`flow/design.v`:
```
module adder_32b (a , b, cin, cout, sum);
  input [31:0] a, b;
  input cin;
  output cout;
  output [31:0] sum;
  assign {cout, sum} = a + b + cin;
endmodule
module alu (a, b, ctrl, y, zero);
  input signed [31:0] a, b;
  input [2:0] ctrl;
  output [31:0] y;
  output zero;
  assign y =  (ctrl == 3'b000) ? (a & b) :
              (ctrl == 3'b001) ? (a | b) : 
              (ctrl == 3'b010) ? (a + b) :
              (ctrl == 3'b110) ? (a - b) : ((a<b) ? 32'd1: 32'd0);
  assign zero = (y == 32'd0) ? 1'b1 : 1'b0;
endmodule
module alu_controller (alu_op, func, operation);
  input [1:0] alu_op;
  input [5:0] func;
  output [2:0] operation;
  reg [2:0] operation;
  always @(alu_op, func)
  begin
    operation = 3'b000;
    if (alu_op == 2'b00)         
      operation = 3'b010;
    else if (alu_op == 2'b01)    
      operation = 3'b110;
    else if (alu_op == 2'b10)
      begin
        case (func)
          6'b100000: operation = 3'b010;   
          6'b100011: operation = 3'b110;   
          6'b100100: operation = 3'b000;   
          6'b100101: operation = 3'b001;   
          6'b101010: operation = 3'b111;   
          default:   operation = 3'b000;
        endcase
      end
      else 
          operation = 3'b111;  
  end
endmodule
module controller 
( opcode, func, zero, reg_dst, mem_to_reg,
 reg_write, alu_src, mem_read, mem_write, pc_src,
  operation, jSel, wRsel, jalSel, pcSel
                  );
    input [5:0] opcode;
    input [5:0] func;
    input zero;
    output  reg_dst, mem_to_reg, reg_write, alu_src, 
            mem_read, mem_write, pc_src ,jSel,wRsel,jalSel,pcSel ;
    reg     reg_dst, mem_to_reg, reg_write, 
            alu_src, mem_read, mem_write, jSel,
            wRsel, jalSel, pcSel, temp; 
    output [2:0] operation;
    reg [1:0] alu_op;     
    reg branch;   
    alu_controller ALU_CTRL(alu_op, func, operation);
    always @(opcode)
    begin
      {reg_dst, alu_src, mem_to_reg, reg_write, mem_read, mem_write, branch, alu_op,jSel,wRsel,jalSel,pcSel} = 13'b0;
      case (opcode)
        6'b000000 : {reg_dst, reg_write, alu_op ,jSel,wRsel} = 6'b111011;   
        6'b100011 : {alu_src, mem_to_reg, reg_write, mem_read,jSel,wRsel} = 6'b111111; 
        6'b101011 : {alu_src, mem_write,jSel} = 3'b111;                                 
        6'b000100 : {branch, alu_op,jSel} = 4'b1011; 
        6'b001001: {reg_write, alu_src,jSel,wRsel} = 4'b1111; 
        6'b000010:  ; 
        6'b000011: {reg_write,jalSel} = 2'b11 ; 
        6'b000110: {jSel,pcSel} = 2'b11 ; 
        6'b001010: {reg_write,wRsel,alu_src,alu_op,jSel} = 6'b111111; 
      endcase
    end
    assign pc_src = branch & zero;
endmodule
module mux2to1_32b (i0, i1, sel, y);
  input [31:0] i0, i1;
  input sel;
  output [31:0] y;
  assign y = (sel==1'b1) ? i1 : i0;
endmodule
module mux2to1_5b (i0, i1, sel, y);
  input [4:0] i0, i1;
  input sel;
  output [4:0] y;
  assign y = (sel==1'b1) ? i1 : i0;
endmodule
module reg_32b (d_in, sclr, ld, clk, d_out);
  input [31:0] d_in;
  input sclr, ld, clk;
  output [31:0] d_out;
  reg [31:0] d_out;
  always @(posedge clk)
  begin
    if (sclr==1'b1)
      d_out <= 32'd0;
    else if (ld)
      d_out <= d_in;
  end
endmodule
module reg_file (wr_data, rd_reg1, rd_reg2, wr_reg, reg_write, rst, clk, rd_data1, rd_data2);
  input [31:0] wr_data;
  input [4:0] rd_reg1, rd_reg2, wr_reg;
  input reg_write, rst, clk;
  output [31:0] rd_data1, rd_data2;
  reg [31:0] register_file [0:31];
  integer i;
  assign rd_data1 = (rd_reg1 == 5'b0) ? 32'd0 : register_file[rd_reg1];
  assign rd_data2 = (rd_reg2 == 5'b0) ? 32'd0 : register_file[rd_reg2];
  always @(posedge clk)
    if (rst == 1'b1)
      for (i=0; i<32 ; i=i+1 )
        register_file[i] <= 32'd0;
    else if (reg_write == 1'b1)
      if(wr_reg != 5'd0)
        register_file[wr_reg] <= wr_data;
endmodule
module shl2 (d_in, d_out);
  input [31:0] d_in;
  output [31:0] d_out;
  assign d_out = d_in << 2;
endmodule
module shl2_26bit (d_in, d_out);
  input [25:0] d_in;
  output [27:0] d_out;
  assign d_out = {d_in  , 2'b0};
endmodule
module sign_ext (d_in, d_out);
  input [15:0] d_in;
  output [31:0] d_out;
  assign d_out = {{16{d_in[15]}}, d_in};
endmodule
module datapath ( clk, rst, inst_adr, inst, data_adr,
data_out, data_in ,regDst, mem_to_reg, alu_src,
 pc_src, alu_ctrl, reg_write,zero, jalSel, wRsel, jSel, pcSel
                 );
  input  clk, rst;
  input jalSel,wRsel,jSel,pcSel;
  output [31:0] inst_adr;
  input  [31:0] inst;
  output [31:0] data_adr;
  output [31:0] data_out;
  input  [31:0] data_in;
  input  regDst, mem_to_reg, alu_src, pc_src, reg_write;
  input  [2:0] alu_ctrl;
  output zero;
  wire [31:0] pc_out;
  wire cout_pc_adder;
  wire [31:0] pc_plus4;
  wire cout_pc_adder2;
  wire [31:0] read_data1, read_data2;
  wire [31:0] sgn_ext_out;
  wire [31:0] mux2_out;
  wire [31:0] alu_out;
  wire [31:0] adder2_out;
  wire [31:0] shl2_out;
  wire [31:0] mux3_out;
  wire [31:0] mux4_out;
  wire [4:0]  mux1_out;
  wire [4:0] mux5_out;
  wire [31:0] mux6_out;
  wire [31:0] mux7_out;
  wire [31:0] mux8_out;
  wire [27:0] outShl ;
  wire [31:0] jAdr ;
  reg_32b PC(mux8_out, rst, 1'b1, clk, pc_out);
  adder_32b ADDER_PC (pc_out , 32'd4, 1'b0, cout_pc_adder, pc_plus4);
  adder_32b ADDER2_PC(pc_plus4, shl2_out, 1'b0, cout_pc_adder2, adder2_out);
  mux2to1_32b MUX_6(pc_plus4, adder2_out, pc_src, mux3_out);
  shl2 SHL2(sgn_ext_out, shl2_out);
  mux2to1_32b MUX_7(mux3_out,read_data1, pcSel , mux7_out);
  shl2_26bit SHL2_26to28(inst[25:0], outShl);
  mux2to1_32b MUX_8(jAdr,mux7_out, jSel , mux8_out);
  mux2to1_5b MUX_1(inst[20:16], inst[15:11], regDst, mux1_out);
  mux2to1_5b MUX_2(mux1_out, 5'd31 , jalSel, mux5_out);
  mux2to1_32b MUX_3(pc_plus4, mux4_out, wRsel, mux6_out);
  reg_file  RF(mux6_out, inst[25:21], inst[20:16], mux5_out, reg_write, rst, clk, read_data1, read_data2);
  sign_ext SGN_EXT(inst[15:0], sgn_ext_out);
  mux2to1_32b MUX_5(read_data2, sgn_ext_out, alu_src, mux2_out);
  alu ALU(read_data1, mux2_out, alu_ctrl, alu_out, zero);
  mux2to1_32b MUX_4(alu_out, data_in, mem_to_reg, mux4_out);
  assign inst_adr = pc_out;
  assign data_adr = alu_out;
  assign data_out = read_data2;
  assign jAdr = {pc_plus4[31:28],outShl};
endmodule
module mips_single_cycle 
(rst, clk, inst_adr, inst, data_adr, data_in,
 data_out, mem_read, mem_write);
  input rst, clk;
  output [31:0] inst_adr;
  input  [31:0] inst;
  output [31:0] data_adr;
  input  [31:0] data_in;
  output [31:0] data_out;
  output mem_read, mem_write;
  wire reg_dst, mem_to_reg, alu_src,
   pc_src, reg_write, zero,jalSel,wRsel,jSel,pcSel;
  wire [2:0] alu_ctrl;
  datapath DP(  
    clk, rst, inst_adr, inst, data_adr,
    data_out, data_in ,reg_dst, mem_to_reg, alu_src, 
    pc_src, alu_ctrl, reg_write,
    zero, jalSel, wRsel, jSel, pcSel
            );
  controller CU(  
    inst[31:26], inst[5:0], zero, reg_dst,
     mem_to_reg, reg_write, alu_src,
      mem_read, mem_write, pc_src, alu_ctrl,
       jSel, wRsel, jalSel, pcSel
                );
endmodule
```
`flow/run.sh`:
```
#!/bin/bash
# the make line also repeats each setting of config.mk as NAME=value (left out here)
make -C /OpenROAD-flow-scripts/flow DESIGN_CONFIG=/design/flow/config.mk WORK_HOME=/design/flow/orfs CLKGATE_MAP_FILE= finish
```
`flow/config.mk`:
```
export PLATFORM = sky130hd
export DESIGN_NAME = mips_single_cycle
export DESIGN_NICKNAME = mips_single_cycle
export VERILOG_FILES = /design/flow/design.v
export SDC_FILE = /design/flow/constraint.sdc
export NUM_CORES = 4
export LEC_CHECK = 0
export CAP_MARGIN = 15
export CELL_PAD_IN_SITES_DETAIL_PLACEMENT = 1
export CELL_PAD_IN_SITES_GLOBAL_PLACEMENT = 2
export CORE_MARGIN = 2
export CORE_UTILIZATION = 42
export GPL_ROUTABILITY_DRIVEN = 1
export GPL_TIMING_DRIVEN = 1
export MAX_ROUTING_LAYER = met4
export MIN_ROUTING_LAYER = met2
export PLACE_DENSITY_LB_ADDON = 0.1
export SETUP_SLACK_MARGIN = -0.85
export SLEW_MARGIN = 20
```
`flow/constraint.sdc`:
```
create_clock -name core_clock -period 13.1 [get_ports {clk}]
set_input_delay 2.6200 -clock core_clock [delete_from_list [all_inputs] [get_ports {clk}]]
set_output_delay 2.6200 -clock core_clock [all_outputs]
set_load 0.01 [all_outputs]
```
==> impl_metrics.ini, run 1 <==
; generated from flow reports
[critical_path]
r2r_slack_ns = 4.99
r2r_start = DP.RF.register_file[14][6]
critPathLaunch = inst[22]
slowest_stage = a2111oi_2
crit_path_frequent_cell = nor2_1
cpPeakStageDelay_ns = 0.87
cp.depth = 18
critPathLaunchType = input pin
r2r_cells = 21
cp_num_buf_inv = 3
worstReg2RegEnd = DP.PC.d_out[31]
cp-end-kind = output pin
crit_chain = buf_8 -> or3_2 -> o22ai_1 -> a221oi_1 -> nor2_1 -> a21oi_1 -> nor2_1 -> inv_1 -> ha_1 -> nand4_1 -> a2111oi_0 -> a21oi_1 -> a2111oi_2 -> nor2_1 -> o31a_1 -> o221a_2 -> o21ai_0 -> clkdlybuf4s50_1
critical-path-top-delay-family = AND-OR/OR-AND gates
crit_end = data_adr[22]
cp_max_fo = 50
path_class = in2out
critPathArrivalTime_ns = 10.18
crit_required_ns = 10.48

[clock_network]
cts_resized = 0
cts-buffers-inserted = 115
clock_path_buffers = 3
clk_latency_ns = 0.81
cts_root_buf = clkbuf_16
cts_hold_buffers = 0
clkSinkCount = 1056
cts.reportedPaths.clkPinSlew_ns = 0.07
htree_levels = 3
cts_setup_buffers = 0
cts_tree = done

[final_timing]
fin_crit_sh_pct = 97.7
finalWorstSetupSlack_ns = 0.304
finalSetupTns_ns = 0
maxSlewViolCount = 0
hold_viol_final = 0
min_period_ns = 12.80
holdWs_ns = 0.578
grt_setup_unrepaired = false
relSlewSlack_pct = 19.4
clock_skew_ns = 0.0913
setup_violations = 0
worstMarginPinSlew_ns = 1.21
max_freq_ghz = 0.0781

[yosys]
syn_avg_cell_area_um2 = 12.8
ys_seq_share_pct = 51.1
yosys.area.top_type = edfxtp_1
async_flop_share_pct = 0
top_cell = nor2_1
yosys-top-cells-count = nor2_1 (1,195), edfxtp_1 (1,024), mux4_2 (572)
synthAdderAreaFrac_pct = 2.66
mux_area_share_pct = 23.9
edf_count = 1024
yosys-stat-cells = 4811
top_cells_by_area = edfxtp_1 (50%), mux4_2 (21%), nor2_1 (7.3%), ha_1 (2.6%), mux2i_1 (2.3%)
xor_share_pct = 0.755
ys_ff = 1056
synth_warnings = 4
flop_cell = edfxtp_1
synth-area-yosys_um2 = 61500
synth-compound-area-share_pct = 7.05
yosys.cell_types.count = 91
netlist_area_um2 = 61500
topCombFamilyByArea = multiplexers
simple_gate_area_share_pct = 10.9
synth_top_area_share_pct = 50.0
syn_inst = 4811

[power_and_ir_drop]
p_seq_share_pct = 40.1
p_int_uw = 6550
ir_drop_uv = 121
p_leak_uw = 0.0244
clockPowerShare_pct = 35.7
comb_power_share_pct = 24.3
p_sw_uw = 3190
seq_cell_power_uw = 3910
p_sw_share_pct = 32.8
powerClk_uw = 3480
pg_comb_uw = 2370
top_power_group = sequential cells
p_per_area_nw_per_um2 = 139
total_power_uw = 9750

[detailed_routing]
wirelength_um = 276000
antenna_left = 0
dr.pass1.iters = 11
initialDrtViolationCount = 13300
detailroute.via_count = 60400
drc_errors = 0
wl_per_cell_um = 39.9
post_drt_via_cell_ratio = 8.73

[grt]
grt_pass1_vias = 67100
grt_usage_pct = 56.6
grt_pass1_wl_um = 382000
grt_start_max_net_pins = 86
gr-total-overflow = 0
antenna_found_initial = 2

[status]
outcome = no timing/DRC/antenna violations

[placed_design]
gp_congestion = 1.08
dp_slack_ns = 0.792
hpwl_um = 169000
portBuffers = 163

[cells_and_area]
nFillCells = 14700
syn2layout_area_growth_pct = 14.0
nets = 5076
fin_util_pct = 48.1

[worst_hold_path]
hold_class = reg2reg
hold_depth = 2

[floorplan]
initial_core_util_pct = 42.2
num_io_pins = 164
rows = 140
fp.dieH_um = 387
die_width_um = 387
coreArea_um2 = 146000
die_area_um2 = 149000

[run]
drv_cap = 0
warnings = 90
routing by layer:
layer | global-route usage, % | share of wire, % | up-vias
li1 | - | - | 18400
met1 | - | 0 | 19200
met2 | 64.2 | 47 | 19900
met3 | 68.5 | 41 | 2852
met4 | 20.1 | 13 | 0
met5 | - | 0 | -
cell type report:
class / instances / area [um2] / area share [%]
antenna: 20 / 50.0 / 0.0714
clock inverter: 88 / 865 / 1.23
inverter: 117 / 439 / 0.627
sequential: 1056 / 31400 / 44.8
clock buffer: 131 / 2980 / 4.25
tap: 1917 / 2400 / 3.42
timing repair buffer: 379 / 3550 / 5.07
multi-input combinational: 3212 / 28400 / 40.5
through the flow:
step                      std cells  cell area (um2)
after detailed placement       6678            66100
after global routing           6907            70000
after floorplan                4842            61600
after global placement         6677            66000
final                          6920            70100
after CTS                      6897            69900
==> run 2: changes to the inputs <==
CAP_MARGIN = 20   (was 15)
CELL_PAD_IN_SITES_GLOBAL_PLACEMENT = default   (was 2)
CORE_ASPECT_RATIO = 1.15   (was default)
CORE_UTILIZATION = 33   (was 42)
GPL_TIMING_DRIVEN = default   (was 1)
HOLD_SLACK_MARGIN = 0.11   (was default)
MAX_ROUTING_LAYER = default   (was met4)
PLACE_DENSITY_LB_ADDON = default   (was 0.1)
SETUP_SLACK_MARGIN = default   (was -0.85)
SLEW_MARGIN = 25   (was 20)
TNS_END_PERCENT = 30   (was default)
clock period = 13.7 ns   (was 13.1 ns; I/O delays follow)
==> impl_metrics.ini, run 2 <==
; generated from flow reports
[yosys]
synth-area-yosys_um2 = 61500
simple_gate_area_share_pct = 10.9
synth-compound-area-share_pct = 7.05
topCombFamilyByArea = multiplexers
mux_area_share_pct = 23.9
synth_top_area_share_pct = 50.0
flop_cell = edfxtp_1
netlist_area_um2 = 61500
synthAdderAreaFrac_pct = 2.66
yosys-top-cells-count = nor2_1 (1,195), edfxtp_1 (1,024), mux4_2 (572)
top_cell = nor2_1
ys_seq_share_pct = 51.1
syn_avg_cell_area_um2 = 12.8
top_cells_by_area = edfxtp_1 (50%), mux4_2 (21%), nor2_1 (7.3%), ha_1 (2.6%), mux2i_1 (2.3%)
edf_count = 1024
yosys-stat-cells = 4811
synth_warnings = 4
yosys.cell_types.count = 91
ys_ff = 1056
xor_share_pct = 0.755
yosys.area.top_type = edfxtp_1
async_flop_share_pct = 0
syn_inst = 4811

[power_and_ir_drop]
p_int_uw = 6080
total_power_uw = 9000
pg_comb_uw = 2180
seq_cell_power_uw = 3740
ir_drop_uv = 98.2
p_per_area_nw_per_um2 = 129
comb_power_share_pct = 24.2
p_sw_share_pct = 32.5
p_seq_share_pct = 41.6
top_power_group = sequential cells
powerClk_uw = 3080
p_leak_uw = 0.0240
clockPowerShare_pct = 34.2
p_sw_uw = 2920

[critical_path]
r2r_start = DP.RF.register_file[15][0]
cp.depth = 21
crit_required_ns = 10.96
path_class = in2out
cp_num_buf_inv = 7
slowest_stage = o31ai_1
worstReg2RegEnd = DP.PC.d_out[4]
r2r_cells = 20
crit_path_frequent_cell = a21oi_1
crit_chain = buf_8 -> buf_12 -> buf_12 -> buf_4 -> mux4_2 -> mux4_2 -> mux2i_1 -> nor2_1 -> a21oi_1 -> ha_1 -> inv_1 -> a21oi_1 -> o31ai_1 -> nor3_1 -> o211a_1 -> o41a_1 -> o31a_1 -> a221o_1 -> a21oi_1 -> inv_1 -> clkdlybuf4s50_1
crit_end = data_adr[31]
r2r_slack_ns = 5.58
cp-end-kind = output pin
critPathLaunch = inst[16]
critical-path-top-delay-family = buffers and inverters
critPathLaunchType = input pin
cpPeakStageDelay_ns = 0.69
critPathArrivalTime_ns = 10.51
cp_max_fo = 52

[cells_and_area]
nets = 5032
fin_area_um2 = 69900
syn2layout_area_growth_pct = 13.8

[clock_network]
cts_tree = done
htree_levels = 3
clock_path_buffers = 3
clk_latency_ns = 0.79
cts_root_buf = clkbuf_16
cts.reportedPaths.clkPinSlew_ns = 0.08
cts_hold_buffers = 0
cts_setup_buffers = 0
cts_resized = 0
clkSinkCount = 1056
cts-buffers-inserted = 106

[floorplan]
initial_core_util_pct = 33.3
rows = 169
num_io_pins = 164
fp.dieH_um = 467
die_width_um = 406
coreArea_um2 = 185000
die_area_um2 = 190000

[worst_hold_path]
hold_depth = 2
hold_class = reg2reg

[detailed_routing]
detailroute.via_count = 60600
drc_errors = 0
wirelength_um = 270000
initialDrtViolationCount = 16100
wl_per_cell_um = 36.5
dr.pass1.iters = 12
antenna_left = 0
post_drt_via_cell_ratio = 8.17

[placed_design]
dp_slack_ns = 0.775
place_area_um2 = 66400
gp_congestion = 1.04
portBuffers = 163
hpwl_um = 168000

[status]
outcome = no timing/DRC/antenna violations

[final_timing]
grt_setup_unrepaired = false
fin_crit_sh_pct = 96.7
hold_viol_final = 0
clock_skew_ns = 0.0401
finalSetupTns_ns = 0
relSlewSlack_pct = 16.3
setup_violations = 0
finalWorstSetupSlack_ns = 0.450
maxSlewViolCount = 0
holdWs_ns = 0.587
worstMarginPinSlew_ns = 1.25
max_freq_ghz = 0.0755
min_period_ns = 13.25

[grt]
grt_use_met3_pct = 49.1
grt_util_met2_pct = 48.8
grt_pass1_vias = 68200
antenna_found_initial = 1
grt_start_max_net_pins = 128
grt_usage_pct = 41.3
grt_pass1_wl_um = 372000
gr-total-overflow = 0
met1_usage_pct = 0
busiest_layer = met3

[run]
drv_cap = 0
warnings = 93
## run 2: routing by layer
metal,part of all wire [%],routed length (um)
met5,1.7,4690
met3,38,103000
met2,46,123000
met1,0,0
met4,14,39100
## run 2: through the flow
stage	std cells	util [%]
3_3_place_gp	7207	35.9
3_5_place_dp	7208	35.9
5_1_grt	7402	37.8
6_report	7411	37.8
4_1_cts	7401	37.8
2_1_floorplan	4842	-
## run 2: layout make-up
class                           count  area (um2)
Tap cell                         2479        3100
Antenna cell                       10        25.0
Clock buffer                      127        2750
Multi-Input combinational cell   3212       28400
Fill cell                       19500      115000
Sequential cell                  1056       31400
Inverter                          117         439
Clock inverter                     66         728
Timing Repair Buffer              344        3150
==> run 3: changes to the inputs <==
ABC_AREA = 1   (was default)
CELL_PAD_IN_SITES_DETAIL_PLACEMENT = default   (was 1)
CORE_ASPECT_RATIO = default   (was 1.15)
CORE_UTILIZATION = 70   (was 33)
GPL_ROUTABILITY_DRIVEN = default   (was 1)
HOLD_SLACK_MARGIN = default   (was 0.11)
MIN_ROUTING_LAYER = default   (was met2)
SLEW_MARGIN = 20   (was 25)
TNS_END_PERCENT = default   (was 30)
clock period = 6.17 ns   (was 13.7 ns; I/O delays follow)
==> impl_metrics.ini, run 3 <==
; implementation run metrics
[status]
outcome = aborted with a tool error
haltStage = global routing
error_line = [ERROR GRT-0232] Routing congestion too high. Check the congestion heatmap in the GUI.

[floorplan]
initial_core_util_pct = 70.8
fp.dieH_um = 309
die_width_um = 309
rows = 111
die_area_um2 = 95400
num_io_pins = 164
coreArea_um2 = 91900

[yosys]
synth_top_area_share_pct = 47.3
yosys-top-cells-count = nor2_1 (2,123), o21ai_0 (1,130), nand2_1 (1,030)
top_cells_by_area = edfxtp_1 (47%), nor2_1 (12%), o21ai_0 (8.7%), nand2_1 (5.9%), o221ai_1 (3.6%)
flop_cell = edfxtp_1
ys_seq_share_pct = 48.2
mux_area_share_pct = 0
synth-area-yosys_um2 = 65100
yosys.cell_types.count = 49
synthAdderAreaFrac_pct = 2.52
netlist_area_um2 = 65100
topCombFamilyByArea = simple AND/OR/NAND/NOR gates
syn_inst = 8259
syn_avg_cell_area_um2 = 7.88
async_flop_share_pct = 0
ys_ff = 1056
edf_count = 1024
simple_gate_area_share_pct = 23.6
xor_share_pct = 0.821
synth_warnings = 4
yosys-stat-cells = 8259
synth-compound-area-share_pct = 17.7
top_cell = nor2_1
yosys.area.top_type = edfxtp_1

[grt]
grt_usage_pct = 89.5
gr-total-overflow = 953

[placed_design]
hpwl_um = 186000
portBuffers = 163
dp_slack_ns = -0.775
gp_congestion = 1.11

[clock_network]
clkSinkCount = 1056
clock_path_buffers = 3
cts_root_buf = clkbuf_16
cts-buffers-inserted = 104
htree_levels = 3
-- run 3: per-stage QoR --
stage          TNS, ns  instances  instance area, um2  hold slack, ns
2_1_floorplan        0       8290               65200           0.567
3_3_place_gp    -35.53       9841               73700           0.608
3_5_place_dp    -56.79       9841               73700           0.609
4_1_cts         -0.189      10100               79600           0.618
-- run 3: timing repair --
| action | in CTS |
|---|---|
| endpoints found under the setup margin | 31 |
| gates cloned | 23 |
| pin swaps | 86 |
| hold buffers | 0 |
| gates resized | 436 |
| buffers inserted | 33 |
-- run 3: per-layer routing --
metal,GRT usage [%],overflow
met1,87.5,76
met2,98.6,392
met3,82.2,94
met4,92.5,373
met5,63.4,18
==> run 4: changes to the inputs <==
CAP_MARGIN = 35   (was 20)
CELL_PAD_IN_SITES_DETAIL_PLACEMENT = 2   (was default)
CORE_ASPECT_RATIO = 1.15   (was default)
CORE_MARGIN = 9   (was 2)
CORE_UTILIZATION = 67   (was 70)
GPL_ROUTABILITY_DRIVEN = 0   (was default)
GPL_TIMING_DRIVEN = 0   (was default)
HOLD_SLACK_MARGIN = -0.08   (was default)
MIN_ROUTING_LAYER = met2   (was default)
SLEW_MARGIN = 25   (was 20)
TNS_END_PERCENT = 30   (was default)
clock period = 9.91 ns   (was 6.17 ns; I/O delays follow)
==> impl_metrics.ini, run 4 <==
; implementation run metrics
[status]
haltStage = detailed placement
error_line = [ERROR DPL-0033] detailed placement checks failed during check placement.
outcome = aborted with a tool error

[yosys]
top_cell = nor2_1
synth_warnings = 4
xor_share_pct = 0.821
flop_cell = edfxtp_1
netlist_area_um2 = 65100
synth_top_area_share_pct = 47.3
edf_count = 1024
syn_avg_cell_area_um2 = 7.88
mux_area_share_pct = 0
async_flop_share_pct = 0
top_cells_by_area = edfxtp_1 (47%), nor2_1 (12%), o21ai_0 (8.7%), nand2_1 (5.9%), o221ai_1 (3.6%)
syn_inst = 8259
synthAdderAreaFrac_pct = 2.52
ys_ff = 1056
topCombFamilyByArea = simple AND/OR/NAND/NOR gates
ys_seq_share_pct = 48.2
synth-area-yosys_um2 = 65100
yosys-top-cells-count = nor2_1 (2,123), o21ai_0 (1,130), nand2_1 (1,030)
synth-compound-area-share_pct = 17.7
yosys-stat-cells = 8259
yosys.area.top_type = edfxtp_1
yosys.cell_types.count = 49
simple_gate_area_share_pct = 23.6

[floorplan]
initial_core_util_pct = 67.5
die_width_um = 309
coreArea_um2 = 96300
die_area_um2 = 109000
rows = 122
fp.dieH_um = 352
num_io_pins = 164

[placed_design]
portBuffers = 157
## run 4: per-stage QoR
| stage | hold slack [ns] | total power [uW] |
|---|---|---|
| after global placement | 0.574 | 8430 |
| after floorplan | 0.567 | 6960 |
==> run 5: changes to the inputs <==
ABC_AREA = default   (was 1)
CAP_MARGIN = 0   (was 35)
CELL_PAD_IN_SITES_DETAIL_PLACEMENT = default   (was 2)
CORE_ASPECT_RATIO = 1.45   (was 1.15)
CORE_MARGIN = 2   (was 9)
CORE_UTILIZATION = 72   (was 67)
CTS_CLUSTER_DIAMETER = 398   (was default)
CTS_CLUSTER_SIZE = 10   (was default)
GPL_ROUTABILITY_DRIVEN = default   (was 0)
GPL_TIMING_DRIVEN = default   (was 0)
HOLD_SLACK_MARGIN = 0.28   (was -0.08)
MIN_ROUTING_LAYER = default   (was met2)
PLACE_DENSITY = 0.35   (was default)
SETUP_SLACK_MARGIN = 1.39   (was default)
SLEW_MARGIN = 20   (was 25)
TNS_END_PERCENT = 40   (was 30)
clock period = 5.61 ns   (was 9.91 ns; I/O delays follow)
==> impl_metrics.ini, run 5 <==
; implementation run metrics
[status]
outcome = aborted with a tool error
haltStage = global routing
error_line = [ERROR GRT-0116] Global routing finished with congestion. Check the congestion regions in the DRC Viewer.

[floorplan]
die_width_um = 247
initial_core_util_pct = 72.4
die_area_um2 = 87800
rows = 129
num_io_pins = 164
coreArea_um2 = 84900
fp.dieH_um = 356

[yosys]
yosys.cell_types.count = 91
mux_area_share_pct = 23.9
netlist_area_um2 = 61500
topCombFamilyByArea = multiplexers
synth-compound-area-share_pct = 7.05
synth_top_area_share_pct = 50.0
synthAdderAreaFrac_pct = 2.66
yosys-stat-cells = 4811
xor_share_pct = 0.755
async_flop_share_pct = 0
yosys-top-cells-count = nor2_1 (1,195), edfxtp_1 (1,024), mux4_2 (572)
ys_seq_share_pct = 51.1
top_cells_by_area = edfxtp_1 (50%), mux4_2 (21%), nor2_1 (7.3%), ha_1 (2.6%), mux2i_1 (2.3%)
syn_avg_cell_area_um2 = 12.8
ys_ff = 1056
yosys.area.top_type = edfxtp_1
simple_gate_area_share_pct = 10.9
flop_cell = edfxtp_1
edf_count = 1024
synth_warnings = 4
syn_inst = 4811
synth-area-yosys_um2 = 61500
top_cell = nor2_1

[placed_design]
portBuffers = 163
gp_congestion = 1.09
hpwl_um = 193000

[clock_network]
htree_levels = 3
cts-buffers-inserted = 115
cts_hold_buffers = 0
clkSinkCount = 1056
cts_root_buf = clkbuf_16
clock_path_buffers = 3

[grt]
grt_usage_pct = 96.6
gr-total-overflow = 2644
-- run 5: through the flow --
stage | instance area, um2 | hold slack (ns) | setup WS (ns) | setup TNS (ns) | instances
detailed placement | 71300 | 0.493 | -2.42 | -1462.64 | 6577
floorplan | 62300 | 0.492 | -1.14 | -311.21 | 4842
CTS | 77400 | 0.503 | -1.81 | -446.94 | 6826
global placement | 71300 | 0.482 | -2.43 | -1309.43 | 6577
-- run 5: per-layer routing --
| metal | global-route usage, % | GRT overflow |
|---|---|---|
| met1 | 93.5 | 137 |
| met3 | 89.2 | 187 |
| met2 | 105 | 1363 |
| met4 | 102 | 923 |
| met5 | 72.8 | 34 |
-- run 5: repair_timing --
item / 4_1_cts
buffers inserted: 100
cloned: 14
endpoints found under the setup margin: 2078
pin swaps: 110
resized: 511
==> run 6: changes to the inputs <==
ABC_AREA = 1   (was default)
CAP_MARGIN = 20   (was 0)
CORE_ASPECT_RATIO = default   (was 1.45)
CORE_UTILIZATION = 68   (was 72)
CTS_CLUSTER_DIAMETER = default   (was 398)
CTS_CLUSTER_SIZE = default   (was 10)
HOLD_SLACK_MARGIN = default   (was 0.28)
PLACE_DENSITY = default   (was 0.35)
SETUP_SLACK_MARGIN = default   (was 1.39)
TNS_END_PERCENT = default   (was 40)
clock period = 6.18 ns   (was 5.61 ns; I/O delays follow)
==> impl_metrics.ini, run 6 <==
; implementation run metrics
[status]
error_line = [ERROR GRT-0232] Routing congestion too high. Check the congestion heatmap in the GUI.
haltStage = global routing
outcome = aborted with a tool error

[yosys]
ys_seq_share_pct = 48.2
flop_cell = edfxtp_1
top_cells_by_area = edfxtp_1 (47%), nor2_1 (12%), o21ai_0 (8.7%), nand2_1 (5.9%), o221ai_1 (3.6%)
ys_ff = 1056
synth-compound-area-share_pct = 17.7
netlist_area_um2 = 65100
edf_count = 1024
synth_warnings = 4
xor_share_pct = 0.821
async_flop_share_pct = 0
yosys-stat-cells = 8259
mux_area_share_pct = 0
simple_gate_area_share_pct = 23.6
top_cell = nor2_1
syn_inst = 8259
topCombFamilyByArea = simple AND/OR/NAND/NOR gates
yosys-top-cells-count = nor2_1 (2,123), o21ai_0 (1,130), nand2_1 (1,030)
syn_avg_cell_area_um2 = 7.88
synth-area-yosys_um2 = 65100
synth_top_area_share_pct = 47.3
yosys.cell_types.count = 49
yosys.area.top_type = edfxtp_1
synthAdderAreaFrac_pct = 2.52

[floorplan]
num_io_pins = 164
die_area_um2 = 98200
fp.dieH_um = 313
coreArea_um2 = 94900
die_width_um = 313
rows = 113
initial_core_util_pct = 68.6

[clock_network]
cts_root_buf = clkbuf_16
cts-buffers-inserted = 106
htree_levels = 3
clkSinkCount = 1056
clock_path_buffers = 3
cts_hold_buffers = 0

[placed_design]
gp_congestion = 1.06
placed_cells_incl_taps = 9920
portBuffers = 163
hpwl_um = 191000

[grt]
grt_usage_pct = 78.4
gr-total-overflow = 3
-- run 6: timing repair --
item                       in CTS
gates cloned                   28
setup endpoints to repair      30
gates resized                 392
pin swaps                      77
buffers inserted               33
-- run 6: routing by layer --
| metal | overflow | track usage (%) |
|---|---|---|
| met3 | 0 | 63.7 |
| met4 | 3 | 79.3 |
| met1 | 0 | 77.7 |
| met5 | 0 | 45.7 |
| met2 | 0 | 93.3 |
-- run 6: metrics by stage --
stage	setup slack [ns]	instance area (um2)	setup TNS, ns
floorplan	0.0188	65200	0
global placement	-0.656	74500	-38.38
detailed placement	-0.718	74500	-49.06
CTS	-0.180	80500	-0.999
==> run 7: changes to the inputs <==
ABC_AREA = 0   (was 1)
CELL_PAD_IN_SITES_GLOBAL_PLACEMENT = 0   (was default)
CORE_ASPECT_RATIO = 0.73   (was default)
CORE_UTILIZATION = 71   (was 68)
CTS_CLUSTER_DIAMETER = 379   (was default)
CTS_CLUSTER_SIZE = 37   (was default)
GPL_ROUTABILITY_DRIVEN = 1   (was default)
HOLD_SLACK_MARGIN = 0.29   (was default)
MAX_ROUTING_LAYER = met4   (was default)
PLACE_DENSITY_LB_ADDON = 0.02   (was default)
SETUP_SLACK_MARGIN = 0.92   (was default)
SLEW_MARGIN = 10   (was 20)
TNS_END_PERCENT = 5   (was default)
clock period = 5.99 ns   (was 6.18 ns; I/O delays follow)
==> impl_metrics.ini, run 7 <==
; implementation run metrics
[status]
outcome = aborted with a tool error
haltStage = global routing
error_line = [ERROR GRT-0232] Routing congestion too high. Check the congestion heatmap in the GUI.

[yosys]
top_cell = nor2_1
async_flop_share_pct = 0
ys_seq_share_pct = 51.1
synth-compound-area-share_pct = 7.05
yosys-stat-cells = 4811
ys_ff = 1056
top_cells_by_area = edfxtp_1 (50%), mux4_2 (21%), nor2_1 (7.3%), ha_1 (2.6%), mux2i_1 (2.3%)
topCombFamilyByArea = multiplexers
syn_avg_cell_area_um2 = 12.8
edf_count = 1024
synthAdderAreaFrac_pct = 2.66
synth_warnings = 4
simple_gate_area_share_pct = 10.9
flop_cell = edfxtp_1
netlist_area_um2 = 61500
yosys.area.top_type = edfxtp_1
xor_share_pct = 0.755
synth-area-yosys_um2 = 61500
yosys-top-cells-count = nor2_1 (1,195), edfxtp_1 (1,024), mux4_2 (572)
yosys.cell_types.count = 91
synth_top_area_share_pct = 50.0
syn_inst = 4811
mux_area_share_pct = 23.9

[clock_network]
clkSinkCount = 1056
cts-buffers-inserted = 34
clock_path_buffers = 3
cts_root_buf = clkbuf_16
htree_levels = 2

[placed_design]
gp_congestion = 1.03
hpwl_um = 172000
dp_slack_ns = -2.13
portBuffers = 163

[floorplan]
rows = 92
coreArea_um2 = 86100
initial_core_util_pct = 71.4
die_width_um = 348
fp.dieH_um = 255
die_area_um2 = 89000
num_io_pins = 164

[grt]
grt_usage_pct = 79.0
gr-total-overflow = 158
[run 7: layer usage]
layer | overflow | GRT usage (%)
met1 | 1 | 82.3
met2 | 77 | 90.4
met4 | 80 | 71.3
met3 | 0 | 64.2
met5 | - | -
[run 7: timing repair]
item | in CTS
hold buffers | 0
pin swaps | 109
setup buffers | 135
cloned | 26
gates resized | 472
endpoints found under the setup margin | 1044
[run 7: stage by stage]
step | total power (uW) | instance area [um2] | hold WS [ns] | std cells
2_1_floorplan | 11300 | 62300 | 0.492 | 4842
3_3_place_gp | 13900 | 70300 | 0.513 | 6466
3_5_place_dp | 14100 | 70300 | 0.539 | 6466
4_1_cts | 18100 | 74700 | 0.560 | 6676
==> run 8: changes to the inputs <==
ABC_AREA = default   (was 0)
CELL_PAD_IN_SITES_GLOBAL_PLACEMENT = default   (was 0)
CORE_ASPECT_RATIO = default   (was 0.73)
CORE_UTILIZATION = 68   (was 71)
CTS_CLUSTER_DIAMETER = 30   (was 379)
CTS_CLUSTER_SIZE = 54   (was 37)
GPL_ROUTABILITY_DRIVEN = default   (was 1)
HOLD_SLACK_MARGIN = 0.3   (was 0.29)
PLACE_DENSITY_LB_ADDON = default   (was 0.02)
SETUP_SLACK_MARGIN = 1.57   (was 0.92)
SLEW_MARGIN = 20   (was 10)
TNS_END_PERCENT = default   (was 5)
clock period = 7.89 ns   (was 5.99 ns; I/O delays follow)
==> impl_metrics.ini, run 8 <==
; implementation run metrics
[yosys]
xor_share_pct = 0.755
synth_warnings = 4
syn_avg_cell_area_um2 = 12.8
synth-compound-area-share_pct = 7.05
ys_seq_share_pct = 51.1
mux_area_share_pct = 23.9
flop_cell = edfxtp_1
synth_top_area_share_pct = 50.0
top_cell = nor2_1
netlist_area_um2 = 61500
ys_ff = 1056
yosys.cell_types.count = 91
synthAdderAreaFrac_pct = 2.66
yosys.area.top_type = edfxtp_1
synth-area-yosys_um2 = 61500
edf_count = 1024
simple_gate_area_share_pct = 10.9
top_cells_by_area = edfxtp_1 (50%), mux4_2 (21%), nor2_1 (7.3%), ha_1 (2.6%), mux2i_1 (2.3%)
topCombFamilyByArea = multiplexers
yosys-top-cells-count = nor2_1 (1,195), edfxtp_1 (1,024), mux4_2 (572)
yosys-stat-cells = 4811
syn_inst = 4811
async_flop_share_pct = 0

[clock_network]
cts-buffers-inserted = 181
cts_root_buf = clkbuf_16
htree_levels = 4
clkSinkCount = 1056
cts_hold_buffers = 0
clock_path_buffers = 3

[floorplan]
coreArea_um2 = 89900
die_area_um2 = 92800
fp.dieH_um = 305
initial_core_util_pct = 68.4
die_width_um = 305
rows = 110
num_io_pins = 164

[placed_design]
portBuffers = 163
hpwl_um = 177000
dp_slack_ns = -0.942
place_area_um2 = 70500
gp_congestion = 1.04

[status]
haltStage = global routing
error_line = [ERROR GRT-0116] Global routing finished with congestion. Check the congestion regions in the DRC Viewer.
outcome = aborted with a tool error

[grt]
grt_usage_pct = 88.4
gr-total-overflow = 355
[run 8: through the flow]
stage | cells | hold WS [ns] | total power, uW
after CTS | 6966 | 0.555 | 20000
after global placement | 6537 | 0.546 | 10900
after floorplan | 4842 | 0.492 | 8670
after detailed placement | 6537 | 0.550 | 11000
[run 8: repair_timing]
item	4_1_cts
pin swaps	104
resized	457
setup buffers	81
endpoints found under the hold margin	0
endpoints found under the setup margin	1065
gates cloned	9
[run 8: per-layer routing]
layer	global-route usage [%]	overflow
met5	-	-
met1	87.6	44
met2	96.7	148
met3	79.5	39
met4	87.0	124
==> run 9: changes to the inputs <==
ABC_AREA = 1   (was default)
CELL_PAD_IN_SITES_DETAIL_PLACEMENT = 0   (was default)
CELL_PAD_IN_SITES_GLOBAL_PLACEMENT = 1   (was default)
CORE_ASPECT_RATIO = 0.73   (was default)
CORE_UTILIZATION = 36   (was 68)
CTS_CLUSTER_DIAMETER = 175   (was 30)
CTS_CLUSTER_SIZE = default   (was 54)
GPL_ROUTABILITY_DRIVEN = 1   (was default)
HOLD_SLACK_MARGIN = 0.23   (was 0.3)
MAX_ROUTING_LAYER = met5   (was met4)
PLACE_DENSITY_LB_ADDON = 0.23   (was default)
SETUP_SLACK_MARGIN = default   (was 1.57)
SLEW_MARGIN = 15   (was 20)
TNS_END_PERCENT = 65   (was default)
clock period = 6.59 ns   (was 7.89 ns; I/O delays follow)
==> impl_metrics.ini, run 9 <==
; generated from flow reports
[detailed_routing]
antenna_left = 0
wirelength_um = 332000
detailroute.via_count = 68600
drc_errors = 0
dr.pass1.iters = 7
wl_per_cell_um = 28.9
post_drt_via_cell_ratio = 5.98
initialDrtViolationCount = 10600

[yosys]
edf_count = 1024
flop_cell = edfxtp_1
mux_area_share_pct = 0
synth_top_area_share_pct = 47.3
yosys-stat-cells = 8259
synth-area-yosys_um2 = 65100
simple_gate_area_share_pct = 23.6
synthAdderAreaFrac_pct = 2.52
top_cell = nor2_1
yosys.cell_types.count = 49
top_cells_by_area = edfxtp_1 (47%), nor2_1 (12%), o21ai_0 (8.7%), nand2_1 (5.9%), o221ai_1 (3.6%)
synth_warnings = 4
xor_share_pct = 0.821
topCombFamilyByArea = simple AND/OR/NAND/NOR gates
syn_avg_cell_area_um2 = 7.88
yosys-top-cells-count = nor2_1 (2,123), o21ai_0 (1,130), nand2_1 (1,030)
netlist_area_um2 = 65100
synth-compound-area-share_pct = 17.7
async_flop_share_pct = 0
ys_seq_share_pct = 48.2
ys_ff = 1056
syn_inst = 8259
yosys.area.top_type = edfxtp_1

[status]
so.violations = setup timing
outcome = finished with violations

[power_and_ir_drop]
p_int_uw = 13600
p_sw_share_pct = 34.6
p_sw_uw = 7220
powerClk_uw = 6290
p_leak_uw = 0.0333
clockPowerShare_pct = 30.2
p_per_area_nw_per_um2 = 248
pg_comb_uw = 6790
seq_cell_power_uw = 7770
ir_drop_uv = 191
comb_power_share_pct = 32.6
p_seq_share_pct = 37.3
top_power_group = sequential cells

[floorplan]
num_io_pins = 164
coreArea_um2 = 180000
die_area_um2 = 184000
rows = 133
initial_core_util_pct = 36.2
die_width_um = 502
fp.dieH_um = 367

[grt]
grt_pass1_vias = 63300
grt_start_max_net_pins = 53
grt_pass1_wl_um = 464000
antenna_found_initial = 6
grt_usage_pct = 34.7
gr-total-overflow = 0

[critical_path]
crit_required_ns = 5.27
crit_chain = buf_16 -> inv_16 -> buf_12 -> buf_12 -> buf_4 -> o21ai_0 -> o22ai_1 -> o211ai_1 -> nand4_1 -> nand3_2 -> buf_6 -> ha_2 -> inv_1 -> nor2_2 -> inv_1 -> nand4_1 -> nand2_1 -> buf_4 -> nor2_1 -> o21ai_1 -> nand3_1 -> nor2_2 -> inv_2 -> clkdlybuf4s50_1
critPathArrivalTime_ns = 5.35
critPathLaunchType = input pin
r2r_slack_ns = 1.31
crit_end = data_adr[8]
r2r_start = DP.RF.register_file[30][3]
cp_num_buf_inv = 11
cp_max_fo = 23
cpPeakStageDelay_ns = 0.50
worstReg2RegEnd = DP.PC.d_out[21]
path_class = in2out
critical-path-top-delay-family = buffers and inverters
cp.depth = 24
cp-end-kind = output pin
critPathLaunch = inst[21]
r2r_cells = 32
slowest_stage = clkdlybuf4s50_1

[run]
warnings = 92
drv_cap = 0

[clock_network]
htree_levels = 3
clkSinkCount = 1056
clk_latency_ns = 0.77
cts_tree = done
cts_root_buf = clkbuf_16
cts-buffers-inserted = 108
cts.reportedPaths.clkPinSlew_ns = 0.07
clock_path_buffers = 3

[final_timing]
max_freq_ghz = 0.150
maxSlewViolCount = 0
fin_crit_sh_pct = 101
finalWorstSetupSlack_ns = -0.0734
worstMarginPinSlew_ns = 1.12
relSlewSlack_pct = 24.9
setup_violations = 8
grt_setup_unrepaired = true
holdWs_ns = 0.631
hold_viol_final = 0
clock_skew_ns = 0.0397
min_period_ns = 6.66

[placed_design]
dp_slack_ns = -0.860
portBuffers = 163
hpwl_um = 226000
gp_congestion = 1.02

[cells_and_area]
nets = 9135
syn2layout_area_growth_pct = 29.2

[worst_hold_path]
hold_class = reg2reg
hold_depth = 2
## run 9: layer usage
metal / track usage [%] / part of all wire [%]
met1: 52.5 / 44
met5: 0 / 0
met4: 11.1 / 3.8
met2: 48.2 / 40
met3: 7.98 / 12
## run 9: cell type report
class,count,area [um2]
Clock inverter,72,624
Clock buffer,129,2800
Timing Repair Buffer,1225,12900
Fill cell,17400,95800
Inverter,525,2040
Multi-Input combinational cell,6022,31200
Sequential cell,1056,31400
Tap cell,2430,3040
Antenna cell,2,5.00
Timing Repair inverter,2,25.0
## run 9: repair_timing
action,in CTS,in global routing
gates resized,318,319
setup buffers,32,17
endpoints found under the setup margin,29,29
hold buffers,0,0
pin swaps,55,79
gates cloned,32,6
## run 9: metrics by stage
| stage | instances | util, % | TNS [ns] | power, uW | instance area, um2 |
|---|---|---|---|---|---|
| 6_report | 11500 | 46.7 | -0.360 | 20800 | 84100 |
| 5_1_grt | 11500 | 46.7 | -1.36 | 21400 | 84100 |
| 4_1_cts | 11400 | 46.0 | -0.186 | 20400 | 82700 |
| 3_5_place_dp | 11200 | 42.8 | -30.56 | 13900 | 76900 |
| 3_3_place_gp | 11200 | 42.8 | -37.96 | 13900 | 76900 |
| 2_1_floorplan | 8290 | - | 0 | 10500 | 65200 |
==> run 10: changes to the inputs <==
ABC_AREA = default   (was 1)
CELL_PAD_IN_SITES_DETAIL_PLACEMENT = default   (was 0)
CELL_PAD_IN_SITES_GLOBAL_PLACEMENT = default   (was 1)
CORE_ASPECT_RATIO = default   (was 0.73)
CORE_UTILIZATION = 72   (was 36)
CTS_CLUSTER_DIAMETER = default   (was 175)
CTS_CLUSTER_SIZE = 36   (was default)
GPL_ROUTABILITY_DRIVEN = default   (was 1)
HOLD_SLACK_MARGIN = default   (was 0.23)
MAX_ROUTING_LAYER = default   (was met5)
PLACE_DENSITY = 0.66   (was default)
PLACE_DENSITY_LB_ADDON = default   (was 0.23)
SLEW_MARGIN = 20   (was 15)
TNS_END_PERCENT = default   (was 65)
clock period = 8.95 ns   (was 6.59 ns; I/O delays follow)
==> impl_metrics.ini, run 10 <==
; implementation run metrics
[yosys]
synthAdderAreaFrac_pct = 2.66
async_flop_share_pct = 0
syn_avg_cell_area_um2 = 12.8
syn_inst = 4811
flop_cell = edfxtp_1
yosys.area.top_type = edfxtp_1
synth_warnings = 4
mux_area_share_pct = 23.9
netlist_area_um2 = 61500
synth-compound-area-share_pct = 7.05
edf_count = 1024
simple_gate_area_share_pct = 10.9
ys_seq_share_pct = 51.1
ys_ff = 1056
synth-area-yosys_um2 = 61500
yosys-top-cells-count = nor2_1 (1,195), edfxtp_1 (1,024), mux4_2 (572)
yosys.cell_types.count = 91
xor_share_pct = 0.755
top_cell = nor2_1
topCombFamilyByArea = multiplexers
yosys-stat-cells = 4811
top_cells_by_area = edfxtp_1 (50%), mux4_2 (21%), nor2_1 (7.3%), ha_1 (2.6%), mux2i_1 (2.3%)
synth_top_area_share_pct = 50.0

[placed_design]
gp_congestion = 1.12
portBuffers = 163
hpwl_um = 167000
place_area_um2 = 68100
placed_cells_incl_taps = 6286

[clock_network]
cts_hold_buffers = 0
clock_path_buffers = 3
cts_root_buf = clkbuf_16
htree_levels = 3
clkSinkCount = 1056
cts-buffers-inserted = 105

[status]
error_line = [ERROR GRT-0232] Routing congestion too high. Check the congestion heatmap in the GUI.
haltStage = global routing
outcome = aborted with a tool error

[floorplan]
num_io_pins = 164
rows = 107
coreArea_um2 = 84900
die_area_um2 = 87700
fp.dieH_um = 296
die_width_um = 296
initial_core_util_pct = 72.4

[grt]
gr-total-overflow = 9
grt_usage_pct = 80.2
## run 10: routing by layer
metal / GRT usage (%) / overflow
met3: 69.6 / 0
met2: 93.0 / 3
met1: 79.7 / 0
met5: 48.8 / 0
met4: 78.4 / 6
## run 10: what timing repair did
item	CTS
endpoints found under the setup margin	27
gates resized	65
setup buffers	5
gates cloned	4
pin swaps	9
## run 10: metrics by stage
stage          hold WS, ns  total power (uW)  TNS [ns]  setup slack (ns)
2_1_floorplan        0.492              7540         0           0.00127
3_5_place_dp         0.529              9270     -7.01            -0.696
4_1_cts              0.538             14000   -0.0156           -0.0156
3_3_place_gp         0.531              9180     -5.62            -0.613
==> run 11: changes to the inputs <==
CELL_PAD_IN_SITES_GLOBAL_PLACEMENT = 2   (was default)
CORE_ASPECT_RATIO = 0.98   (was default)
CORE_UTILIZATION = 33   (was 72)
CTS_CLUSTER_DIAMETER = 329   (was default)
CTS_CLUSTER_SIZE = default   (was 36)
PLACE_DENSITY = default   (was 0.66)
PLACE_DENSITY_LB_ADDON = 0.13   (was default)
SLEW_MARGIN = 0   (was 20)
clock period = 6.11 ns   (was 8.95 ns; I/O delays follow)
==> impl_metrics.ini, run 11 <==
; generated from flow reports
[status]
outcome = finished with violations
so.violations = setup timing

[final_timing]
clock_skew_ns = 0.0271
worstMarginPinSlew_ns = 1.25
relSlewSlack_pct = 16.5
min_period_ns = 7.53
finalSetupTns_ns = -204.46
maxSlewViolCount = 0
max_freq_ghz = 0.133
fin_crit_sh_pct = 123
holdWs_ns = 0.528
grt_setup_unrepaired = true
finalWorstSetupSlack_ns = -1.42
hold_viol_final = 0
setup_violations = 703

[yosys]
async_flop_share_pct = 0
yosys-top-cells-count = nor2_1 (1,195), edfxtp_1 (1,024), mux4_2 (572)
ys_ff = 1056
yosys-stat-cells = 4811
xor_share_pct = 0.755
yosys.area.top_type = edfxtp_1
syn_avg_cell_area_um2 = 12.8
simple_gate_area_share_pct = 10.9
synthAdderAreaFrac_pct = 2.66
synth_top_area_share_pct = 50.0
top_cells_by_area = edfxtp_1 (50%), mux4_2 (21%), nor2_1 (7.3%), ha_1 (2.6%), mux2i_1 (2.3%)
synth_warnings = 4
netlist_area_um2 = 61500
syn_inst = 4811
yosys.cell_types.count = 91
ys_seq_share_pct = 51.1
edf_count = 1024
topCombFamilyByArea = multiplexers
top_cell = nor2_1
synth-area-yosys_um2 = 61500
mux_area_share_pct = 23.9
flop_cell = edfxtp_1
synth-compound-area-share_pct = 7.05

[grt]
grt_util_met2_pct = 48.2
grt_use_met3_pct = 4.58
grt_pass1_wl_um = 387000
grt_pass1_vias = 48100
grt_usage_pct = 29.5
antenna_found_initial = 4
gr-total-overflow = 0
met1_usage_pct = 38.8
busiest_layer = met2
grt_start_max_net_pins = 57

[power_and_ir_drop]
clockPowerShare_pct = 32.6
comb_power_share_pct = 31.0
p_leak_uw = 0.0302
top_power_group = sequential cells
total_power_uw = 22900
p_int_uw = 15800
p_seq_share_pct = 36.4
seq_cell_power_uw = 8360
powerClk_uw = 7490
p_sw_uw = 7130
pg_comb_uw = 7100
p_per_area_nw_per_um2 = 280
ir_drop_uv = 320
p_sw_share_pct = 31.1

[critical_path]
r2r_slack_ns = -0.61
cp-end-kind = output pin
critical-path-top-delay-family = multiplexers
crit_chain = buf_16 -> buf_12 -> buf_16 -> buf_4 -> buf_12 -> mux4_2 -> mux4_2 -> mux2i_4 -> nor2_2 -> mux2i_2 -> ha_1 -> or4_4 -> or3_4 -> a21oi_4 -> buf_6 -> o211ai_1 -> a21oi_1 -> nor2_1 -> a221o_1 -> a21oi_2 -> inv_2 -> buf_6
worstReg2RegEnd = DP.PC.d_out[31]
crit_end = data_adr[28]
cpPeakStageDelay_ns = 0.58
critPathLaunch = inst[16]
path_class = in2out
critPathArrivalTime_ns = 6.31
slowest_stage = mux4_2
r2r_start = DP.RF.register_file[15][9]
critPathLaunchType = input pin
cp_max_fo = 7
crit_required_ns = 4.89
cp_num_buf_inv = 8
r2r_cells = 27
cp.depth = 22

[detailed_routing]
dr.pass1.iters = 5
wirelength_um = 284000
antenna_left = 0
wl_per_cell_um = 34.1
drc_errors = 0
post_drt_via_cell_ratio = 5.77
n_antenna_cell = 0
initialDrtViolationCount = 5099
detailroute.via_count = 48100

[placed_design]
placed_cells_incl_taps = 7922
portBuffers = 163
gp_congestion = 0.903
hpwl_um = 193000

[floorplan]
die_area_um2 = 190000
initial_core_util_pct = 33.3
fp.dieH_um = 431
rows = 156
num_io_pins = 164
coreArea_um2 = 185000
die_width_um = 440

[clock_network]
cts.reportedPaths.clkPinSlew_ns = 0.07
cts-buffers-inserted = 130
clk_latency_ns = 0.80
clkSinkCount = 1056
cts_root_buf = clkbuf_16
clock_path_buffers = 3
cts_tree = done
cts_hold_buffers = 0
htree_levels = 4

[cells_and_area]
fin_util_pct = 44.4
syn2layout_area_growth_pct = 33.5
nets = 5985
final_cells = 8335

[worst_hold_path]
hold_class = reg2reg
hold_depth = 2

[run]
warnings = 93
drv_cap = 0
## run 11: metrics by stage
| step | setup WS [ns] | area [um2] |
|---|---|---|
| after floorplan | -0.837 | 62500 |
| after global placement | -2.21 | 73800 |
| after detailed placement | -2.29 | 73800 |
| after CTS | -1.49 | 80800 |
| after global routing | -1.54 | 82100 |
| final | -1.42 | 82100 |
## run 11: per-layer routing
metal / routed length [um] / share of wire, % / vias to the layer above
met1: 115000 / 41 / 25200
met2: 135000 / 47 / 2048
met3: 20200 / 7.1 / 449
li1: - / - / 20300
met4: 13600 / 4.8 / 2
met5: 12 / 0.0042 / -
## run 11: repair_timing
action	4_1_cts	5_1_grt
pin swaps	115	92
buffers inserted	133	61
gates resized	481	187
cloned	10	11
endpoints found under the setup margin	790	713
## run 11: final cells by class
| class | instances | area (um2) |
|---|---|---|
| clock inverter | 66 | 519 |
| timing repair buffer | 1273 | 12900 |
| sequential | 1056 | 31400 |
| clock buffer | 162 | 3480 |
| tap | 2449 | 3060 |
| fill | 17000 | 103000 |
| multi-input combinational | 3212 | 30300 |
| inverter | 117 | 444 |
==> run 12: changes to the inputs <==
CELL_PAD_IN_SITES_GLOBAL_PLACEMENT = default   (was 2)
CORE_ASPECT_RATIO = default   (was 0.98)
CORE_UTILIZATION = 20   (was 33)
CTS_CLUSTER_DIAMETER = default   (was 329)
PLACE_DENSITY_LB_ADDON = default   (was 0.13)
SLEW_MARGIN = 20   (was 0)
clock period = 13.7 ns   (was 6.11 ns; I/O delays follow)
==> impl_metrics.ini, run 12 <==
; generated from flow reports
[yosys]
ys_ff = 1056
synth-compound-area-share_pct = 7.05
simple_gate_area_share_pct = 10.9
flop_cell = edfxtp_1
top_cell = nor2_1
async_flop_share_pct = 0
xor_share_pct = 0.755
yosys-top-cells-count = nor2_1 (1,195), edfxtp_1 (1,024), mux4_2 (572)
mux_area_share_pct = 23.9
synth_warnings = 4
ys_seq_share_pct = 51.1
syn_inst = 4811
yosys-stat-cells = 4811
edf_count = 1024
synth-area-yosys_um2 = 61500
yosys.cell_types.count = 91
synth_top_area_share_pct = 50.0
topCombFamilyByArea = multiplexers
syn_avg_cell_area_um2 = 12.8
yosys.area.top_type = edfxtp_1
top_cells_by_area = edfxtp_1 (50%), mux4_2 (21%), nor2_1 (7.3%), ha_1 (2.6%), mux2i_1 (2.3%)
netlist_area_um2 = 61500
synthAdderAreaFrac_pct = 2.66

[power_and_ir_drop]
top_power_group = sequential cells
p_sw_uw = 2710
p_int_uw = 6180
pg_comb_uw = 2020
p_seq_share_pct = 42.0
powerClk_uw = 3140
clockPowerShare_pct = 35.3
seq_cell_power_uw = 3730
p_per_area_nw_per_um2 = 123
comb_power_share_pct = 22.7
ir_drop_uv = 136
p_sw_share_pct = 30.5
p_leak_uw = 0.0242
total_power_uw = 8890

[grt]
grt_usage_pct = 15.4
grt_pass1_vias = 45000
gr-total-overflow = 0
grt_start_max_net_pins = 89
antenna_found_initial = 10
grt_pass1_wl_um = 344000

[clock_network]
clkSinkCount = 1056
clk_latency_ns = 0.78
cts_tree = done
cts_resized = 0
cts_root_buf = clkbuf_16
clock_path_buffers = 3
cts_setup_buffers = 0
cts-buffers-inserted = 115
htree_levels = 3
cts_hold_buffers = 0
cts.reportedPaths.clkPinSlew_ns = 0.06

[detailed_routing]
initialDrtViolationCount = 7096
post_drt_via_cell_ratio = 5.07
detailroute.via_count = 46000
wirelength_um = 247000
antenna_left = 0
drc_errors = 0
wl_per_cell_um = 27.2
dr.pass1.iters = 6

[placed_design]
gp_congestion = 0.945
portBuffers = 163
hpwl_um = 161000

[critical_path]
crit_end = data_adr[30]
r2r_slack_ns = 6.30
cp-end-kind = output pin
cp_max_fo = 61
critPathLaunchType = input pin
slowest_stage = a221oi_1
crit_required_ns = 10.96
crit_chain = buf_8 -> buf_4 -> mux4_2 -> mux2_2 -> a221oi_1 -> nor2_1 -> a21oi_1 -> nor2_1 -> inv_1 -> ha_1 -> buf_4 -> nand4_1 -> a2111oi_0 -> a21oi_1 -> a2111oi_2 -> o211ai_1 -> o21ai_0 -> mux2_2 -> o211ai_1 -> clkdlybuf4s50_1
cp.depth = 20
path_class = in2out
cp_num_buf_inv = 5
critPathLaunch = inst[22]
worstReg2RegEnd = DP.PC.d_out[7]
cpPeakStageDelay_ns = 0.70
critical-path-top-delay-family = AND-OR/OR-AND gates
r2r_start = DP.RF.register_file[15][0]
r2r_cells = 21
critPathArrivalTime_ns = 9.75

[cells_and_area]
syn2layout_area_growth_pct = 17.7
nets = 5069

[final_timing]
maxSlewViolCount = 0
max_freq_ghz = 0.0800
fin_crit_sh_pct = 91.2
min_period_ns = 12.49
clock_skew_ns = 0.0600
grt_setup_unrepaired = false
relSlewSlack_pct = 23.1
hold_viol_final = 0
finalSetupTns_ns = 0
setup_violations = 0
worstMarginPinSlew_ns = 1.15

[floorplan]
die_area_um2 = 312000
num_io_pins = 164
fp.dieH_um = 558
rows = 203
die_width_um = 558
coreArea_um2 = 306000
initial_core_util_pct = 20.1

[run]
warnings = 90
drv_cap = 0

[worst_hold_path]
hold_class = reg2reg
hold_depth = 2

[status]
outcome = no timing/DRC/antenna violations
==> run 12: stage by stage <==
step / util (%) / worst slack [ns] / instance area (um2) / cells / hold WS [ns]
after global routing: 23.7 / 0.952 / 72400 / 9069 / 0.672
final: 23.7 / 1.21 / 72400 / 9069 / 0.664
after detailed placement: 22.4 / 1.39 / 68600 / 8857 / 0.640
after CTS: 23.7 / 1.37 / 72400 / 9067 / 0.648
after floorplan: - / 2.56 / 61600 / 4842 / 0.492
after global placement: 22.4 / 1.28 / 68600 / 8856 / 0.634
==> run 12: cell type report <==
| class | instances | area (um2) |
|---|---|---|
| clock buffers | 145 | 3010 |
| fillers | 32000 | 233000 |
| multi-input cells | 3212 | 28300 |
| clock inverters | 65 | 738 |
| flip-flops and latches | 1056 | 31400 |
| diodes | 2 | 5.00 |
| inverters | 117 | 439 |
| repair buffers | 372 | 3320 |
| well taps | 4100 | 5130 |
==> run 12: metal layers <==
| layer | global-route usage, % | vias up | part of all wire [%] |
|---|---|---|---|
| met4 | 7.04 | 10 | 5.2 |
| met1 | 19.4 | 23600 | 36 |
| met2 | 24.3 | 3317 | 45 |
| li1 | - | 18500 | - |
| met3 | 4.30 | 607 | 13 |
| met5 | 0 | - | 0.027 |
==> run 13: changes to the inputs <==
ABC_AREA = 1   (was default)
CAP_MARGIN = 5   (was 20)
CORE_UTILIZATION = 72   (was 20)
CTS_CLUSTER_DIAMETER = 397   (was default)
CTS_CLUSTER_SIZE = 36   (was default)
HOLD_SLACK_MARGIN = 0.29   (was default)
PLACE_DENSITY = 0.66   (was default)
clock period = 6.53 ns   (was 13.7 ns; I/O delays follow)
==> impl_metrics.ini, run 13 <==
; implementation run metrics
[yosys]
synthAdderAreaFrac_pct = 2.52
syn_inst = 8259
netlist_area_um2 = 65100
ys_seq_share_pct = 48.2
topCombFamilyByArea = simple AND/OR/NAND/NOR gates
top_cell = nor2_1
synth-area-yosys_um2 = 65100
synth-compound-area-share_pct = 17.7
syn_avg_cell_area_um2 = 7.88
yosys.cell_types.count = 49
yosys.area.top_type = edfxtp_1
synth_warnings = 4
ys_ff = 1056
edf_count = 1024
top_cells_by_area = edfxtp_1 (47%), nor2_1 (12%), o21ai_0 (8.7%), nand2_1 (5.9%), o221ai_1 (3.6%)
xor_share_pct = 0.821
simple_gate_area_share_pct = 23.6
synth_top_area_share_pct = 47.3
flop_cell = edfxtp_1
async_flop_share_pct = 0
yosys-top-cells-count = nor2_1 (2,123), o21ai_0 (1,130), nand2_1 (1,030)
yosys-stat-cells = 8259
mux_area_share_pct = 0

[clock_network]
clkSinkCount = 1056
htree_levels = 2
cts-buffers-inserted = 35
clock_path_buffers = 3
cts_root_buf = clkbuf_16

[floorplan]
num_io_pins = 164
die_width_um = 305
rows = 110
initial_core_util_pct = 72.5
coreArea_um2 = 89700
fp.dieH_um = 305
die_area_um2 = 92800

[placed_design]
gp_congestion = 1.13
hpwl_um = 189000
dp_slack_ns = -0.852
portBuffers = 163

[status]
haltStage = global routing
outcome = aborted with a tool error
[run 13: stage by stage]
| stage | total power [uW] | area [um2] | hold slack, ns | cells |
|---|---|---|---|---|
| 4_1_cts | 16600 | 76500 | 0.650 | 9844 |
| 2_1_floorplan | 10600 | 65200 | 0.567 | 8290 |
| 3_5_place_dp | 13400 | 73700 | 0.621 | 9757 |
| 3_3_place_gp | 13300 | 73700 | 0.627 | 9757 |
[run 13: what timing repair did]
action                     in CTS
setup endpoints to repair      29
gates resized                 291
hold buffers                    0
cloned                         14
buffers inserted               29
pin swaps                      48
==> run 14: changes to the inputs <==
ABC_AREA = default   (was 1)
CAP_MARGIN = 20   (was 5)
CTS_CLUSTER_DIAMETER = default   (was 397)
CTS_CLUSTER_SIZE = 42   (was 36)
HOLD_SLACK_MARGIN = default   (was 0.29)
PLACE_DENSITY = default   (was 0.66)
clock period = 8.81 ns   (was 6.53 ns; I/O delays follow)
==> impl_metrics.ini, run 14 <==
; implementation run metrics
[status]
outcome = aborted with a tool error
haltStage = global routing

[clock_network]
clkSinkCount = 1056
htree_levels = 3
clock_path_buffers = 3
cts-buffers-inserted = 102
cts_root_buf = clkbuf_16

[yosys]
syn_inst = 4811
top_cell = nor2_1
top_cells_by_area = edfxtp_1 (50%), mux4_2 (21%), nor2_1 (7.3%), ha_1 (2.6%), mux2i_1 (2.3%)
syn_avg_cell_area_um2 = 12.8
netlist_area_um2 = 61500
synthAdderAreaFrac_pct = 2.66
yosys.cell_types.count = 91
synth_warnings = 4
yosys.area.top_type = edfxtp_1
yosys-top-cells-count = nor2_1 (1,195), edfxtp_1 (1,024), mux4_2 (572)
synth-compound-area-share_pct = 7.05
edf_count = 1024
async_flop_share_pct = 0
synth_top_area_share_pct = 50.0
mux_area_share_pct = 23.9
topCombFamilyByArea = multiplexers
ys_ff = 1056
flop_cell = edfxtp_1
xor_share_pct = 0.755
ys_seq_share_pct = 51.1
yosys-stat-cells = 4811
simple_gate_area_share_pct = 10.9
synth-area-yosys_um2 = 61500

[floorplan]
num_io_pins = 164
die_width_um = 296
rows = 107
coreArea_um2 = 84900
die_area_um2 = 87700
initial_core_util_pct = 72.4
fp.dieH_um = 296

[placed_design]
hpwl_um = 161000
place_area_um2 = 68600
portBuffers = 163
gp_congestion = 1.08
placed_cells_incl_taps = 6331
run 14: metrics by stage:
step                setup TNS, ns  setup WS, ns  total power [uW]  util [%]
floorplan                       0        0.0186              7660         -
global placement            -2.32        -0.324              9400      80.8
detailed placement          -3.38        -0.409              9490      80.8
CTS                      -0.00644      -0.00644             14100      85.2
run 14: timing repair:
item	4_1_cts
buffers inserted	4
resized	55
gates cloned	4
setup endpoints to repair	24
hold buffers	0
pin swaps	7
Power is estimated from default activity; no workload was simulated.
